Setup of tundra:
## CED
module  CED(
  input  clk,
  input  rst,
  input  enable,
  output reg ird,
  input  [7:0] idata,	
  output reg [13:0] iaddr,
  output reg cwr_mag_0,
  output reg [12:0] cdata_mag_wr0,
  output reg crd_mag_0,
  input  [12:0] cdata_mag_rd0,
  output reg [13:0] caddr_mag_0,
  output reg cwr_ang_0,
  output reg [12:0] cdata_ang_wr0,
  output reg crd_ang_0,
  input  [12:0] cdata_ang_rd0,
  output reg [13:0] caddr_ang_0,
  output reg cwr1,
  output reg [12:0] cdata_wr1,
  output reg crd1,
  input  [12:0] cdata_rd1,
  output reg [13:0] caddr_1,
  output reg cwr2,
  output reg [12:0] cdata_wr2,
  output reg [13:0] caddr_2,
  output done
);
For scale: roughly 2400 cells after synthesis, ~390 flip-flops, ~180 I/O pins, about 23000 um2 of cells after synthesis.
==> flow/config.mk <==
export PLATFORM = sky130hd
export DESIGN_NAME = CED
export DESIGN_NICKNAME = CED
export VERILOG_FILES = /design/flow/design.v
export SDC_FILE = /design/flow/constraint.sdc
export NUM_CORES = 4
export LEC_CHECK = 0
export CAP_MARGIN = 20
export CORE_MARGIN = 2
export CORE_UTILIZATION = 72
export CTS_CLUSTER_DIAMETER = 224
export CTS_CLUSTER_SIZE = 36
export SLEW_MARGIN = 20
==> flow/constraint.sdc <==
create_clock -name core_clock -period 3.37 [get_ports {clk}]
set_input_delay 0.6740 -clock core_clock [delete_from_list [all_inputs] [get_ports {clk}]]
set_output_delay 0.6740 -clock core_clock [all_outputs]
set_load 0.01 [all_outputs]
run.sh (not shown) runs the stock make flow with config.mk's settings and CLKGATE_MAP_FILE=.
For tundra, the flow was terminated by a tool error in global routing (5_1_grt) and produced no final design.
[inputs] indigo vs tundra
Settings: a deleted CTS_CLUSTER_DIAMETER that had been 224; a change of CORE_UTILIZATION from 72 to 68.
--- outcome ---
The flow ran to completion for all of tundra and indigo but tundra, which stopped partway.
Layout checks on indigo: not met. Flow itself completed; violations: negative setup slack.
The post-placement worst setup slack of indigo was inferior to that of tundra.
Of tundra and indigo, the lower horizontal extent of the die belongs to tundra.
indigo ended with more total number of placement rows than tundra.
Number of clock sinks: indigo vs tundra identical
indigo reports a lower core utilization before placement than tundra does.
The run showing the greater die area is indigo.
#### Input delta (willow over indigo)
Settings: changing CORE_UTILIZATION from 68 to 72; setting CTS_CLUSTER_DIAMETER to 228 for the first time; setting SETUP_SLACK_MARGIN to 0.2 for the first time.
==> results <==
The run showing the greater total number of placement rows is indigo.
Summary: with indigo as the reference, die span in y in willow moved down by a few percent.
Standard cell core area (willow / indigo): 0.943
Comparing indigo and willow, instance count after placement with tap cells included is lower on willow.
As of willow, overall die area had fallen by a few percent compared to indigo.
willow: DPL-0038 in global routing (5_1_grt) -> run aborted
Sum of net half-perimeters after detailed placement grows by a little under 10% when moving from indigo to willow.
willow vs. indigo: area fraction in compound gates after synthesis did not really move, H-tree level count decreased by 1 relative to the old numbers.
Modified inputs, garnet compared to willow
Settings: CTS_CLUSTER_DIAMETER no longer set, was 228; CTS_CLUSTER_SIZE no longer set, was 36; CORE_UTILIZATION now 40, was 72; SETUP_SLACK_MARGIN no longer set, was 0.2; the clock period (ns, I/O delays scaled along) now 4.76, was 3.37.
Compare garnet and willow | area of the core region higher: garnet
Among garnet and willow, the run that stopped before the end is willow, and it is the only one.
Depth of the CTS H-tree was lower in willow than in garnet.
Compared to willow, garnet was floorplanned on a bigger die.
Inputs modified between garnet and maple:
Settings: changing CORE_UTILIZATION from 40 to 72; setting ABC_AREA to 1 for the first time; setting PLACE_DENSITY_LB_ADDON to 0.24 for the first time; changing the clock period (ns, I/O delays scaled along) from 4.76 to 4.21.
Going from garnet to maple, clock buffer count from CTS shrinks by 11%.
From garnet to maple the numbers moved as follows: post-CTS resize count fell by 7; depth of the worst hold-timing path rose by 1.
garnet reports its last element of the critical path as cdata_wr1[12] while maple reports cdata_wr1[11].

* * *

CED again, from the RTL that the note above started with.
## CED
module  CED(
  input  clk,
  input  rst,
  input  enable,
  output reg ird,
  input  [7:0] idata,	
  output reg [13:0] iaddr,
  output reg cwr_mag_0,
  output reg [12:0] cdata_mag_wr0,
  output reg crd_mag_0,
  input  [12:0] cdata_mag_rd0,
  output reg [13:0] caddr_mag_0,
  output reg cwr_ang_0,
  output reg [12:0] cdata_ang_wr0,
  output reg crd_ang_0,
  input  [12:0] cdata_ang_rd0,
  output reg [13:0] caddr_ang_0,
  output reg cwr1,
  output reg [12:0] cdata_wr1,
  output reg crd1,
  input  [12:0] cdata_rd1,
  output reg [13:0] caddr_1,
  output reg cwr2,
  output reg [12:0] cdata_wr2,
  output reg [13:0] caddr_2,
  output done
);
clock: 2.75 ns
lec_check: 0
abc_area: 1
cap_margin: 10
cell_pad_in_sites_detail_placement: 0
cell_pad_in_sites_global_placement: 0
core_margin: 2
core_utilization: 72
cts_cluster_diameter: 176
cts_cluster_size: 91
gpl_routability_driven: 0
gpl_timing_driven: 1
max_routing_layer: met5
min_routing_layer: met1
place_density: 0.41
setup_slack_margin: 0.82
slew_margin: 20
tns_end_percent: 10
The baseline aborted during 5_1_grt on DPL-0038.
Edit:
==> flow/config.mk (replaced) <==
export PLATFORM = sky130hd
export DESIGN_NAME = CED
export DESIGN_NICKNAME = CED
export VERILOG_FILES = /design/flow/design.v
export SDC_FILE = /design/flow/constraint.sdc
export NUM_CORES = 4
export LEC_CHECK = 0
export CAP_MARGIN = 0
export CORE_MARGIN = 2
export CORE_UTILIZATION = 72
export SLEW_MARGIN = 20
==> flow/constraint.sdc (replaced) <==
create_clock -name core_clock -period 4.14 [get_ports {clk}]
set_input_delay 0.8280 -clock core_clock [delete_from_list [all_inputs] [get_ports {clk}]]
set_output_delay 0.8280 -clock core_clock [all_outputs]
set_load 0.01 [all_outputs]
After rerunning: The changed run completed, yet does not pass: negative setup slack. Area after synthesis decreases by 5.3%. Synthesized cell count shrinks by 21%. Die size went down by 5.2%.
Edit:
--- a/flow/config.mk
+++ b/flow/config.mk
@@ -6,6 +6,6 @@
 export NUM_CORES = 4
 export LEC_CHECK = 0
-export CAP_MARGIN = 0
+export CAP_MARGIN = 20
 export CORE_MARGIN = 2
-export CORE_UTILIZATION = 72
+export CORE_UTILIZATION = 66
 export SLEW_MARGIN = 20
Result: The changed run produced a layout that fails on negative setup slack; worst setup slack gets better by 0.77 ns; wire length decreases by about 26%; flip-flop count is unchanged; first-iteration DRC count shrinks by 56%; combinational power came out lower by about 6.5%; cell count went up by 2.4%; maximum frequency rose by about 18%; core utilization fell by 7.3 points.

* * *

== job 3726 ==
Starting RTL as in the previous note.
// CED
module  CED(
  input  clk,
  input  rst,
  input  enable,
  output reg ird,
  input  [7:0] idata,	
  output reg [13:0] iaddr,
  output reg cwr_mag_0,
  output reg [12:0] cdata_mag_wr0,
  output reg crd_mag_0,
  input  [12:0] cdata_mag_rd0,
  output reg [13:0] caddr_mag_0,
  output reg cwr_ang_0,
  output reg [12:0] cdata_ang_wr0,
  output reg crd_ang_0,
  input  [12:0] cdata_ang_rd0,
  output reg [13:0] caddr_ang_0,
  output reg cwr1,
  output reg [12:0] cdata_wr1,
  output reg crd1,
  input  [12:0] cdata_rd1,
  output reg [13:0] caddr_1,
  output reg cwr2,
  output reg [12:0] cdata_wr2,
  output reg [13:0] caddr_2,
  output done
);
==> flow/config.mk <==
export PLATFORM = sky130hd
export DESIGN_NAME = CED
export DESIGN_NICKNAME = CED
export VERILOG_FILES = /design/flow/design.v
export SDC_FILE = /design/flow/constraint.sdc
export NUM_CORES = 4
export LEC_CHECK = 0
export CAP_MARGIN = 20
export CORE_MARGIN = 2
export CORE_UTILIZATION = 71
export CTS_CLUSTER_DIAMETER = 231
export CTS_CLUSTER_SIZE = 36
export SETUP_SLACK_MARGIN = 0.19
export SLEW_MARGIN = 20
==> flow/constraint.sdc <==
create_clock -name core_clock -period 3.37 [get_ports {clk}]
set_input_delay 0.6740 -clock core_clock [delete_from_list [all_inputs] [get_ports {clk}]]
set_output_delay 0.6740 -clock core_clock [all_outputs]
set_load 0.01 [all_outputs]
Job 3726 | ERROR | global routing
## Diff of input files: job 2899 against job 3726
Settings: SETUP_SLACK_MARGIN: 0.19 -> unset; CTS_CLUSTER_DIAMETER: 231 -> unset; CTS_CLUSTER_SIZE: 36 -> unset; CORE_UTILIZATION: 71 -> 29; the clock period (ns, I/O delays scaled along): 3.37 -> 4.76.
### Flow results
Job 3726 did not finish: a tool error stopped it during global routing.
Job 2899 reached the final stage; the timing, DRC and antenna checks on its layout passed.
Reported for job 2899 and job 3726, chip area from the yosys synthesis statistics turned out identical to the last digit.
[job 2899] post-CTS resize count fell 208 relative to job 3726
Of job 2899 and job 3726, the higher H-tree depth belongs to job 2899.
Taking job 3726 as the reference, in job 2899 number of placed instances, taps included picked up an extra about 13%, setup slack after placement up 0.89 ns.
Total clock buffers created by CTS, job 2899 and job 3726: larger value in job 2899
Re fraction of registers with async set or reset after synthesis: no difference whatsoever between job 2899 and job 3726.
Comparing the two runs side by side, job 2899 comes out behind job 3726 on die outline area.
When the final numbers for job 2899 and job 3726 were put side by side, the post-CTS setup buffer count turned out to be greater in job 3726.
Compared with job 3726, job 2899 shows total number of placement rows higher by 37.
Compared to job 3726, job 2899 has overall die width about 55% higher.
Input changes introduced in job 2432 (baseline for comparison: job 2899):
Settings: CORE_UTILIZATION changed from 29 to 66; the clock period (ns, I/O delays scaled along) changed from 4.76 to 4.1.
[summary]
Layout checks on job 2432: not met. Flow itself completed; violations: negative setup slack.
Compared with job 2899, job 2432 shows synthesis-to-finish area growth higher by 1.7 points.
The number of cells in the design after placement of job 2432 falls short of that of job 2899 by 15%.
On setup slack, job 2432 does worse than job 2899.
Compared with job 2899, in job 2432 largest voltage drop on the vdd net went up; utilization of the core after routing increased 47 points; worst reg-to-reg path cell count fell about 4.3%; total power moved up.
diff inputs: job 2432 => job 5779
Settings: putting TNS_END_PERCENT at 80 where nothing was set; putting PLACE_DENSITY at 0.65 where nothing was set; swapping 66 for 72 in CORE_UTILIZATION.
[summary]
Although it ran to completion, job 5779 produced a layout that fails the final checks because of negative setup slack. After detailed routing, job 2432 needs less wire than job 5779. Between job 5779 and job 2432, the final sequential cell count does not differ in any meaningful way. The post-cts resize count number comes out lower for job 2432 vs job 5779.
Power figures rest on the tool's default switching activity, not on a simulated workload.
